Design rgb2dvi, start of the top module:
module rgb2dvi (
    input  wire        PixelClk,
    input  wire [23:0] vid_pData,
    input  wire        vid_pVDE,
    input  wire        vid_pHSync,
    input  wire        vid_pVSync,
    output wire [9:0]  pDataOutRaw0,    
    output wire [9:0]  pDataOutRaw1,    
    output wire [9:0]  pDataOutRaw2     
);
For scale: about 910 cells after synthesis, ~7700 um^2 of cells after synthesis.
Settings: LEC_CHECK=0, ABC_AREA=1, CAP_MARGIN=20, CORE_MARGIN=2, CORE_UTILIZATION=68, CTS_CLUSTER_DIAMETER=336, CTS_CLUSTER_SIZE=33, HOLD_SLACK_MARGIN=0.3, SLEW_MARGIN=20; clock period 3.73 ns.
run.sh (not shown) runs the stock make flow with config.mk's settings and CLKGATE_MAP_FILE=.
The baseline finished but failed the layout checks on setup timing.
Then changed:
Settings changed: ABC_AREA 1 to not set, CORE_UTILIZATION 68 to 40, CTS_CLUSTER_DIAMETER 336 to not set, CTS_CLUSTER_SIZE 33 to not set, HOLD_SLACK_MARGIN 0.3 to not set.
Clock period 3.73 ns to 4.0 ns, I/O delays scaled along.
=> With this change the flow finished with timing, DRC and antenna clean. Core utilization falls by 36 points. Register-to-register slack improves by 0.25 ns. Global-route usage falls by 15 points. Sequential cell count does not change.
Then changed:
Settings changed: CORE_ASPECT_RATIO set to 0.5, CORE_MARGIN 2 to 7, CORE_UTILIZATION 40 to 64.
What happened: Setup slack got worse by 0.093 ns; hold slack got worse by 0.0041 ns.

========
The RTL this note starts from:
==> flow/design.v <==
module TMDS_Encoder (
    input  wire       PixelClk,
    output reg  [9:0] pDataOutRaw,    
    input  wire [7:0] pDataOut,       
    input  wire       pC0,
    input  wire       pC1,
    input  wire       pVde
);
localparam [9:0] kCtlTkn0 = 10'b1101010100;
localparam [9:0] kCtlTkn1 = 10'b0010101011;
localparam [9:0] kCtlTkn2 = 10'b0101010100;
localparam [9:0] kCtlTkn3 = 10'b1010101011;
function [3:0] sum_bits8;
    input [7:0] u;
    integer i;
    begin
        sum_bits8 = 4'd0;
        for (i = 0; i < 8; i = i + 1)
            sum_bits8 = sum_bits8 + {3'b000, u[i]};
    end
endfunction
reg  [7:0] pDataOut_1;
reg  [3:0] n1d_1;
reg        pC0_1, pC1_1, pVde_1;
reg  [8:0] q_m_2;
reg  [3:0] n1q_m_2, n0q_m_2;
reg        pC0_2, pC1_2, pVde_2;
reg  signed [4:0] cnt_t_3;
wire [8:0] q_m_xor_1, q_m_xnor_1, q_m_1;
wire [3:0] n1q_m_1;
always @(posedge PixelClk) begin
    pVde_1     <= pVde;
    n1d_1      <= sum_bits8(pDataOut);
    pDataOut_1 <= pDataOut;
    pC0_1      <= pC0;
    pC1_1      <= pC1;
end
assign q_m_xor_1[0]  = pDataOut_1[0];
assign q_m_xnor_1[0] = pDataOut_1[0];
genvar gi;
generate
    for (gi = 1; gi < 8; gi = gi + 1) begin : encode
        assign q_m_xor_1[gi]  = q_m_xor_1[gi-1] ^ pDataOut_1[gi];
        assign q_m_xnor_1[gi] = ~(q_m_xnor_1[gi-1] ^ pDataOut_1[gi]);
    end
endgenerate
assign q_m_xor_1[8]  = 1'b1;
assign q_m_xnor_1[8] = 1'b0;
assign q_m_1 = (n1d_1 > 4'd4 || (n1d_1 == 4'd4 && pDataOut_1[0] == 1'b0)) ?
               q_m_xnor_1 : q_m_xor_1;
assign n1q_m_1 = sum_bits8(q_m_1[7:0]);
always @(posedge PixelClk) begin
    n1q_m_2 <= n1q_m_1;
    n0q_m_2 <= 4'd8 - n1q_m_1;
    q_m_2   <= q_m_1;
    pC0_2   <= pC0_1;
    pC1_2   <= pC1_1;
    pVde_2  <= pVde_1;
end
wire cond_balanced_2     = (cnt_t_3 == 5'sd0) || (n1q_m_2 == 4'd4);
wire cond_not_balanced_2 = (cnt_t_3 > 5'sd0 && n1q_m_2 > 4'd4) ||
                           (cnt_t_3 < 5'sd0 && n1q_m_2 < 4'd4);
wire [9:0] control_token_2 = (!pC1_2 && !pC0_2) ? kCtlTkn0 :
                             (!pC1_2 &&  pC0_2) ? kCtlTkn1 :
                             ( pC1_2 && !pC0_2) ? kCtlTkn2 :
                                                  kCtlTkn3;
wire [9:0] q_out_2 =
    !pVde_2                            ? control_token_2 :
    (cond_balanced_2 && !q_m_2[8])     ? {~q_m_2[8], q_m_2[8], ~q_m_2[7:0]} :
    (cond_balanced_2 &&  q_m_2[8])     ? {~q_m_2[8], q_m_2[8],  q_m_2[7:0]} :
    cond_not_balanced_2                ? {1'b1,      q_m_2[8], ~q_m_2[7:0]} :
                                         {1'b0,      q_m_2[8],  q_m_2[7:0]};
wire signed [4:0] dc_bias_2 = $signed({1'b0, n0q_m_2}) - $signed({1'b0, n1q_m_2});
wire signed [4:0] cnt_t_2 =
    !pVde_2                        ? 5'sd0 :
    (cond_balanced_2 && !q_m_2[8]) ? cnt_t_3 + dc_bias_2 :
    (cond_balanced_2 &&  q_m_2[8]) ? cnt_t_3 - dc_bias_2 :
    cond_not_balanced_2            ? cnt_t_3 + $signed({3'b000,  q_m_2[8], 1'b0}) + dc_bias_2 :
                                     cnt_t_3 - $signed({3'b000, ~q_m_2[8], 1'b0}) - dc_bias_2;
always @(posedge PixelClk) begin
    cnt_t_3     <= cnt_t_2;
    pDataOutRaw <= q_out_2;    
end
endmodule
module rgb2dvi (
    input  wire        PixelClk,
    input  wire [23:0] vid_pData,
    input  wire        vid_pVDE,
    input  wire        vid_pHSync,
    input  wire        vid_pVSync,
    output wire [9:0]  pDataOutRaw0,    
    output wire [9:0]  pDataOutRaw1,    
    output wire [9:0]  pDataOutRaw2     
);
TMDS_Encoder DataEncoder0 (
    .PixelClk(PixelClk), .pDataOutRaw(pDataOutRaw0),
    .pDataOut(vid_pData[15:8]), .pC0(vid_pHSync), .pC1(vid_pVSync), .pVde(vid_pVDE));
TMDS_Encoder DataEncoder1 (
    .PixelClk(PixelClk), .pDataOutRaw(pDataOutRaw1),
    .pDataOut(vid_pData[7:0]), .pC0(1'b0), .pC1(1'b0), .pVde(vid_pVDE));
TMDS_Encoder DataEncoder2 (
    .PixelClk(PixelClk), .pDataOutRaw(pDataOutRaw2),
    .pDataOut(vid_pData[23:16]), .pC0(1'b0), .pC1(1'b0), .pVde(vid_pVDE));
endmodule
Settings: LEC_CHECK=0, CAP_MARGIN=20, CORE_MARGIN=2, CORE_UTILIZATION=68, CTS_CLUSTER_DIAMETER=29, SETUP_SLACK_MARGIN=0.84, SLEW_MARGIN=20; clock period 3.18 ns.
The first run aborted during global routing (5_1_grt) with DPL-0038.
Change:
--- a/flow/config.mk
+++ b/flow/config.mk
@@ -8,6 +8,6 @@
 export CAP_MARGIN = 20
 export CORE_MARGIN = 2
-export CORE_UTILIZATION = 68
+export CORE_UTILIZATION = 72
 export CTS_CLUSTER_DIAMETER = 29
-export SETUP_SLACK_MARGIN = 0.84
+export SETUP_SLACK_MARGIN = 0.78
 export SLEW_MARGIN = 20
=> The changed run failed in clock tree synthesis (4_1_cts) on DPL-0038. Synthesized cell count is unchanged. Die size is lower by 5.4%. Synthesized area does not change.
Change:
--- a/flow/config.mk
+++ b/flow/config.mk
@@ -6,8 +6,8 @@
 export NUM_CORES = 4
 export LEC_CHECK = 0
-export CAP_MARGIN = 20
+export CAP_MARGIN = 40
 export CORE_MARGIN = 2
 export CORE_UTILIZATION = 72
-export CTS_CLUSTER_DIAMETER = 29
-export SETUP_SLACK_MARGIN = 0.78
+export PLACE_DENSITY = 0.41
+export SETUP_SLACK_MARGIN = -0.19
 export SLEW_MARGIN = 20
With this change the flow finished but failed the layout checks on setup timing.
Die area does not change.
Area after synthesis is unchanged.
Synthesized cell count does not change.
Change:
--- a/flow/config.mk
+++ b/flow/config.mk
@@ -8,6 +8,6 @@
 export CAP_MARGIN = 40
 export CORE_MARGIN = 2
-export CORE_UTILIZATION = 72
-export PLACE_DENSITY = 0.41
-export SETUP_SLACK_MARGIN = -0.19
+export CORE_UTILIZATION = 69
+export CTS_CLUSTER_DIAMETER = 145
+export SETUP_SLACK_MARGIN = -0.21
 export SLEW_MARGIN = 20
The new run finished but fails on setup timing.
Wire length went down by 44%.
Sequential share of layout area went up by 0.64 points.
Die size went up by 4.2%.
Core utilization went down by 6.9 points.
Worst setup slack gains 0.45 ns.
Cell area went down by 2.4%.
Via count went down by 24%.
First-iteration DRC count went down by 77%.

========
Starts from the design.v that is shown in full above.
clock: 3.34 ns
lec_check: 0
cap_margin: 20
core_margin: 2
core_utilization: 70
cts_cluster_diameter: 30
place_density: 0.65
setup_slack_margin: -0.26
slew_margin: 20
The first run completed and failed the layout checks on setup timing.
Next try:
Settings changed: CORE_UTILIZATION 70 to 40, CTS_CLUSTER_DIAMETER 30 to default, PLACE_DENSITY 0.65 to default, SETUP_SLACK_MARGIN -0.26 to default.
Clock period 3.34 ns to 3.8 ns, I/O delays scaled along.
Result: This time the run finished with timing, DRC and antenna clean. Register-to-register slack improved by 0.47 ns. Sequential share of layout area grows by 0.23 points.
Next try:
Settings changed: CORE_UTILIZATION 40 to 65, CTS_CLUSTER_DIAMETER from default to 145.
Clock period 3.8 ns to 3.18 ns, I/O delays scaled along.
The new run completed, yet does not pass: setup timing.
Cell area went up by 2.6%.
Cell count drops by 6.6%.
Synthesized cell count is unchanged.
Fmax stays flat.
Setup slack is worse by 0.61 ns.
Clock-buffer cell count rises by 3.
Via count went up by 5.6%.
Routed wire length grows by 8.8%.
Next try:
Settings changed: CAP_MARGIN 20 to 40, CORE_ASPECT_RATIO from default to 0.92, CORE_UTILIZATION 65 to 72, PLACE_DENSITY from default to 0.63, SETUP_SLACK_MARGIN from default to -0.31.
Result:
- The new run completed and failed the layout checks on setup timing
- setup slack gets worse by 0.26 ns
- clock-buffer cell count decreases by 4
- via count came out higher by 14%
- cell count drops by 0.51%
Next try:
Settings changed: ABC_AREA from default to 1, CAP_MARGIN 40 to 20, CORE_ASPECT_RATIO 0.92 to default, CTS_CLUSTER_DIAMETER 145 to default, PLACE_DENSITY 0.63 to default, SETUP_SLACK_MARGIN -0.31 to default.
Clock period 3.18 ns to 4.05 ns, I/O delays scaled along.
=> The new run finished but failed the layout checks on setup timing; first-iteration DRC count came out higher by a quarter to a third; non-clock buffer count goes down by 35; final area is about the same; maximum frequency falls by roughly a tenth; synthesized cell count climbs by a quarter to a third; wire length came out higher by a quarter to a third.
Next try:
Settings changed: ABC_AREA 1 to default, CTS_CLUSTER_DIAMETER from default to 268, SETUP_SLACK_MARGIN from default to -0.21.
Clock period 4.05 ns to 2.93 ns, I/O delays scaled along.
What happened:
- This time the run died in 5_1_grt on GRT-0232
- synthesized cell count is lower by 21%
- die size shrinks by 4.9%
- area after synthesis is lower by 5.1%

========
== run 1 ==
RTL: the design.v shown in full above, as it stands there.
clock: 4.28 ns
lec_check: 0
cap_margin: 30
core_aspect_ratio: 0.87
core_margin: 6
core_utilization: 53
gpl_timing_driven: 0
max_routing_layer: met4
min_routing_layer: met2
slew_margin: 20
tns_end_percent: 95
--- input diff run 1..run 2 ---
==> flow/config.mk <==
export PLATFORM = sky130hd
export DESIGN_NAME = rgb2dvi
export DESIGN_NICKNAME = rgb2dvi
export VERILOG_FILES = /design/flow/design.v
export SDC_FILE = /design/flow/constraint.sdc
export NUM_CORES = 4
export LEC_CHECK = 0
export CAP_MARGIN = 20
export CORE_MARGIN = 2
export CORE_UTILIZATION = 68
export CTS_CLUSTER_DIAMETER = 336
export CTS_CLUSTER_SIZE = 33
export MAX_ROUTING_LAYER = met4
export SLEW_MARGIN = 20
==> flow/constraint.sdc <==
create_clock -name core_clock -period 3.73 [get_ports {PixelClk}]
set_input_delay 0.7460 -clock core_clock [delete_from_list [all_inputs] [get_ports {PixelClk}]]
set_output_delay 0.7460 -clock core_clock [all_outputs]
set_load 0.01 [all_outputs]
Results
- On area occupied by multi-input gates: between run 1 and run 2, it ends up lower for run 1.
- The first-pass GRT wire length of run 2 was inferior to that of run 1.
- Compared with run 1, run 2 shows a lower number of global-route vias before repair.
- Run 2 vs. run 1: hold slack -3.9 ps, clock tree buffer count of the final layout +about 4.3%, maximum frequency +about 12%, sequential share of layout area -0.20 points.
- As far as summed instance area of the synthesized netlist goes, run 2 and run 1 are indistinguishable; the numbers are identical.
- Measured against each other, run 1 and run 2 differ in area of placed instances, the higher figure coming from run 1.
- Compared with run 1, run 2 ends up with more cell area.

========
Starts from the design.v that is shown in full above.
clock: 3.18 ns
lec_check: 0
cap_margin: 40
core_aspect_ratio: 0.92
core_margin: 2
core_utilization: 71
cts_cluster_diameter: 145
place_density: 0.63
setup_slack_margin: -0.21
slew_margin: 20
The baseline produced a layout that fails on negative setup slack.
Change:
CAP_MARGIN = 20   (was 40)
CORE_ASPECT_RATIO = unset   (was 0.92)
CORE_UTILIZATION = 8   (was 71)
CTS_CLUSTER_DIAMETER = unset   (was 145)
PLACE_DENSITY = unset   (was 0.63)
SETUP_SLACK_MARGIN = unset   (was -0.21)
clock period = 4.05 ns   (was 3.18 ns; I/O delays follow)
With this change the flow completed with no timing, DRC or antenna violations.
Synthesized area stays the same.
Core utilization goes down by 81 points.
Global-route usage goes down by 32 points.
Non-clock buffer count goes down by 34.
Design area goes up by 8.9%.
Count of clock-buffer cells in the layout goes up by 1.
Maximum frequency goes down by 1.7%.
Change:
CORE_UTILIZATION = 68   (was 8)
SETUP_SLACK_MARGIN = -0.19   (was unset)
clock period = 3.18 ns   (was 4.05 ns; I/O delays follow)
- Now the flow finished but fails on negative setup slack
- final area goes down by 9.6%
- hold slack is about the same
- critical path depth goes up by 1
- area after synthesis is unchanged
- synthesized cell count does not change
- worst setup slack loses 0.67 ns
- wire length goes down by 11%
- clock skew goes down by 0.0075 ns
Change:
CAP_MARGIN = 40   (was 20)
CORE_UTILIZATION = 72   (was 68)
SETUP_SLACK_MARGIN = 0.81   (was -0.19)
This time the run never finished: it broke off in clock tree synthesis (4_1_cts) (DPL-0038).
Synthesized area does not change.
Synthesized cell count stays the same.
Die area is lower by about 5.4%.

========
Starts from the design.v that is shown in full above.
clock: 4.77 ns
lec_check: 0
abc_area: 1
cap_margin: 20
cell_pad_in_sites_global_placement: 2
core_aspect_ratio: 0.82
core_margin: 2
core_utilization: 40
cts_cluster_diameter: 131
cts_cluster_size: 37
gpl_routability_driven: 0
hold_slack_margin: 0.02
max_routing_layer: met4
min_routing_layer: met2
setup_slack_margin: 0.86
slew_margin: 20
The baseline completed with no timing, DRC or antenna violations.
==> next run, changes <==
==> flow/config.mk (replaced) <==
export PLATFORM = sky130hd
export DESIGN_NAME = rgb2dvi
export DESIGN_NICKNAME = rgb2dvi
export VERILOG_FILES = /design/flow/design.v
export SDC_FILE = /design/flow/constraint.sdc
export NUM_CORES = 4
export LEC_CHECK = 0
export CAP_MARGIN = 20
export CORE_MARGIN = 2
export CORE_UTILIZATION = 40
export SLEW_MARGIN = 20
==> flow/constraint.sdc (replaced) <==
create_clock -name core_clock -period 2.2 [get_ports {PixelClk}]
set_input_delay 0.4400 -clock core_clock [delete_from_list [all_inputs] [get_ports {PixelClk}]]
set_output_delay 0.4400 -clock core_clock [all_outputs]
set_load 0.01 [all_outputs]
After rerunning:
- The changed run completed and failed the layout checks on negative setup slack
- via count falls by 32%
- clock skew barely changes
==> next run, changes <==
--- a/flow/config.mk
+++ b/flow/config.mk
@@ -7,0 +8 @@
+export ABC_AREA = 1
@@ -10 +11 @@
-export CORE_UTILIZATION = 40
+export CORE_UTILIZATION = 68
==> flow/constraint.sdc (replaced) <==
create_clock -name core_clock -period 1.58 [get_ports {PixelClk}]
set_input_delay 0.3160 -clock core_clock [delete_from_list [all_inputs] [get_ports {PixelClk}]]
set_output_delay 0.3160 -clock core_clock [all_outputs]
set_load 0.01 [all_outputs]
This time the run died in 4_1_cts on DPL-0038.
Synthesized area went up by about 5.4%.
Die size went down by 37%.
Synthesized cell count went up by about 26%.
